## ALU
module ALU(
    clk,
    rst_n,
    valid,
    ready,
    mode,
    in_A,
    in_B,
    out
);
Size in the first run: ~1,800 cells after synthesis, roughly 110 flip-flops.
clock: 2.36 ns
lec_check: 0
abc_area: 1
cap_margin: 0
cell_pad_in_sites_detail_placement: 0
cell_pad_in_sites_global_placement: 1
core_margin: 10
core_utilization: 52
cts_cluster_size: 62
min_routing_layer: met2
setup_slack_margin: 0.61
slew_margin: 20
run.sh (not shown) runs the stock make flow with config.mk's settings and CLKGATE_MAP_FILE=.
The first run aborted during 5_1_grt (GRT-0116).
==> next run, changes <==
==> flow/config.mk (replaced) <==
export PLATFORM = sky130hd
export DESIGN_NAME = ALU
export DESIGN_NICKNAME = ALU
export VERILOG_FILES = /design/flow/design.v
export SDC_FILE = /design/flow/constraint.sdc
export NUM_CORES = 4
export LEC_CHECK = 0
export CAP_MARGIN = 20
export CORE_MARGIN = 2
export CORE_UTILIZATION = 67
export SLEW_MARGIN = 20
==> flow/constraint.sdc (replaced) <==
create_clock -name core_clock -period 3.37 [get_ports {clk}]
set_input_delay 0.6740 -clock core_clock [delete_from_list [all_inputs] [get_ports {clk}]]
set_output_delay 0.6740 -clock core_clock [all_outputs]
set_load 0.01 [all_outputs]
After rerunning: The new run finished but failed the layout checks on setup timing; area after synthesis goes down by roughly a tenth; die size goes down by well over a third; synthesized cell count goes down by a quarter to a third.

---

== v55 ==
The RTL this note starts from:
==> flow/design.v <==
module ALU(
    clk,
    rst_n,
    valid,
    ready,
    mode,
    in_A,
    in_B,
    out
);
    input         clk, rst_n;
    input         valid;
    input  [1:0]  mode;  
    output        ready;
    input  [31:0] in_A, in_B;
    output [63:0] out;
    parameter IDLE = 3'd0;
    parameter MUL  = 3'd1;
    parameter DIV  = 3'd2;
    parameter AND = 3'd3;
    parameter OR = 3'd4;
    parameter OUT  = 3'd5;
    reg  [ 2:0] state, state_nxt;
    reg  [ 4:0] counter, counter_nxt;
    reg  [63:0] shreg, shreg_nxt;
    reg  [31:0] alu_in, alu_in_nxt;
    reg  [32:0] alu_out;
    reg         ready;
    assign out = shreg;
    always @(*) begin
        if(state==OUT) ready = 1;
        else ready = 0;
    end
    always @(*) begin
        case(state)
            IDLE: begin
                if(!valid)                state_nxt = IDLE;
                else if(valid && mode==0) state_nxt = MUL;
                else if(valid && mode==1) state_nxt = DIV;
                else if(valid && mode==2) state_nxt = AND;
                else                      state_nxt = OR;
            end
            MUL : state_nxt = (counter==31) ? OUT : MUL;
            DIV : state_nxt = (counter==31) ? OUT : DIV;
            AND : state_nxt = OUT;
            OR  : state_nxt = OUT;
            OUT : state_nxt = IDLE;
            default : state_nxt = IDLE;
        endcase
    end
    always @(*) begin
        if(state==MUL && counter<31) begin
            counter_nxt = counter + 1;
        end
        else if(state==DIV && counter<31) begin
            counter_nxt = counter + 1;
        end
        else begin
            counter_nxt = 0;
        end
    end
    always @(*) begin
        case(state)
            IDLE: begin
                if (valid) begin
                    alu_in_nxt = in_B;
                end
                else begin
                    alu_in_nxt = 0;
                end
            end
            OUT : begin
                alu_in_nxt = 0;
            end
            default: begin
                alu_in_nxt = alu_in;
            end
        endcase
    end
    always @(*) begin
        case(state)
            IDLE: alu_out = 0;
            MUL : begin
                if(shreg[0]==1)
                    alu_out = alu_in + shreg[63:32];
                else
                    alu_out = shreg[63:32];
            end
            DIV : begin
                if(shreg[62:31]>=alu_in) begin
                    alu_out = shreg[62:31] - alu_in;
                end
                else begin 
                    alu_out = shreg[62:31];
                end
            end
            AND : alu_out = shreg[31:0] & alu_in;
            OR  : alu_out = shreg[31:0] | alu_in;
            OUT : alu_out = 0;
            default : alu_out = 0;
        endcase
    end
    always @(*) begin
        case(state)
            IDLE: begin
                if (valid) begin
                    shreg_nxt[31:0] = in_A;
                    shreg_nxt[63:32] = 32'b0;
                end
                else begin
                    shreg_nxt[31:0] = 0;
                    shreg_nxt[63:32] = 32'b0;
                end
            end
            MUL : begin
                shreg_nxt = {alu_out, shreg[31:1]};
            end
            DIV : begin
                shreg_nxt = {alu_out[31:0], shreg[30:0], (shreg[62:31]>=alu_in)};
            end
            AND : shreg_nxt = {31'b0, alu_out};
            OR  : shreg_nxt = {31'b0, alu_out};
            OUT :  
            shreg_nxt = shreg;
            default :  
            shreg_nxt = shreg;
        endcase
    end
    always @(posedge clk or negedge rst_n) begin
        if (!rst_n) begin
            state <= IDLE;
            counter <= 0;
            shreg <= 0;
            alu_in <= 0;
        end
        else begin
            state <= state_nxt;
            counter <= counter_nxt;
            shreg <= shreg_nxt;
            alu_in <= alu_in_nxt;
        end
    end
endmodule
clock: 2.36 ns
lec_check: 0
cap_margin: 20
cell_pad_in_sites_detail_placement: 0
cell_pad_in_sites_global_placement: 1
core_margin: 2
core_utilization: 53
cts_cluster_diameter: 335
cts_cluster_size: 98
hold_slack_margin: -0.06
setup_slack_margin: -0.22
slew_margin: 20
tns_end_percent: 5
The flow for v55 finished, though final verification flagged negative setup slack.
diff inputs: v55 => v25
# v55
export LEC_CHECK = 0
export CAP_MARGIN = 20
export CELL_PAD_IN_SITES_DETAIL_PLACEMENT = 0
export CELL_PAD_IN_SITES_GLOBAL_PLACEMENT = 1
export CORE_MARGIN = 2
export CORE_UTILIZATION = 53
export CTS_CLUSTER_DIAMETER = 335
export CTS_CLUSTER_SIZE = 98
export HOLD_SLACK_MARGIN = -0.06
export SETUP_SLACK_MARGIN = -0.22
export SLEW_MARGIN = 20
export TNS_END_PERCENT = 5
create_clock -name core_clock -period 2.36 [get_ports {clk}]
# v25
export LEC_CHECK = 0
export CAP_MARGIN = 0
export CELL_PAD_IN_SITES_DETAIL_PLACEMENT = 2
export CELL_PAD_IN_SITES_GLOBAL_PLACEMENT = 1
export CORE_MARGIN = 10
export CORE_UTILIZATION = 52
export CTS_CLUSTER_SIZE = 62
export MIN_ROUTING_LAYER = met2
export PLACE_DENSITY_LB_ADDON = 0.01
export SETUP_SLACK_MARGIN = 0.61
export SLEW_MARGIN = 20
create_clock -name core_clock -period 2.36 [get_ports {clk}]
Findings:
Area of the mapped netlist essentially unchanged between v55 and v25. Compared with v55, in v25 width of the die up 12%; die size up about 26%; fraction of the mapped netlist area in adder cells flat; routability-driven placement congestion ratio up 16%. v25: it failed during detailed placement (3_5_place_dp), and the tool reported DPL-0033.
Input changes introduced in v11 (baseline for comparison: v25):
# v25
export LEC_CHECK = 0
export CAP_MARGIN = 0
export CELL_PAD_IN_SITES_DETAIL_PLACEMENT = 2
export CELL_PAD_IN_SITES_GLOBAL_PLACEMENT = 1
export CORE_MARGIN = 10
export CORE_UTILIZATION = 52
export CTS_CLUSTER_SIZE = 62
export MIN_ROUTING_LAYER = met2
export PLACE_DENSITY_LB_ADDON = 0.01
export SETUP_SLACK_MARGIN = 0.61
export SLEW_MARGIN = 20
create_clock -name core_clock -period 2.36 [get_ports {clk}]
# v11
export LEC_CHECK = 0
export CAP_MARGIN = 20
export CELL_PAD_IN_SITES_DETAIL_PLACEMENT = 0
export CELL_PAD_IN_SITES_GLOBAL_PLACEMENT = 1
export CORE_MARGIN = 2
export CORE_UTILIZATION = 45
export SETUP_SLACK_MARGIN = 0.61
export SLEW_MARGIN = 20
create_clock -name core_clock -period 2.36 [get_ports {clk}]
Re yosys cell count: no difference whatsoever between v11 and v25.
v11 finished all stages; however, its layout fails the closing checks, the failures being negative setup slack.
Delta (v11 minus v25): share of the synthesized netlist area taken by xor and xnor gates saw little to no change, count of standard-cell rows saw an increase, synthesized cell count saw little to no change, vertical extent of the die saw a decrease, area after synthesis saw little to no change.
X dimension of the die went down by a few percent going from v25 to v11.
Re die area: v11 and v25 aren't equal, and the higher value belongs to v25.
For the initial standard-cell utilization of the core, v11 came in 7.3 points lower than v25 did.
Setup changes, v11 to v28
# v11
export LEC_CHECK = 0
export CAP_MARGIN = 20
export CELL_PAD_IN_SITES_DETAIL_PLACEMENT = 0
export CELL_PAD_IN_SITES_GLOBAL_PLACEMENT = 1
export CORE_MARGIN = 2
export CORE_UTILIZATION = 45
export SETUP_SLACK_MARGIN = 0.61
export SLEW_MARGIN = 20
create_clock -name core_clock -period 2.36 [get_ports {clk}]
# v28
export LEC_CHECK = 0
export CAP_MARGIN = 20
export CORE_MARGIN = 2
export CORE_UTILIZATION = 40
export SLEW_MARGIN = 20
create_clock -name core_clock -period 8.0 [get_ports {clk}]
Findings:
v28 reached the final stage; the timing, DRC and antenna checks on its layout passed.
v11 reports its end point of the critical path as shreg[60] while v28 reports shreg[54].
From v28 to v11, and-or/or-and share of the synthesized area did not move at all.
v11 → v28: worst clock skew was more or less identical, sequential share of layout area went up by 6.1 points, final area went down by 0.0046 sq mm, routed wirelength normalized by instance count went down by about 5.5%, critical path arrival went up by 0.75 ns.
Non-clock buffer count was higher in the run labelled v11.
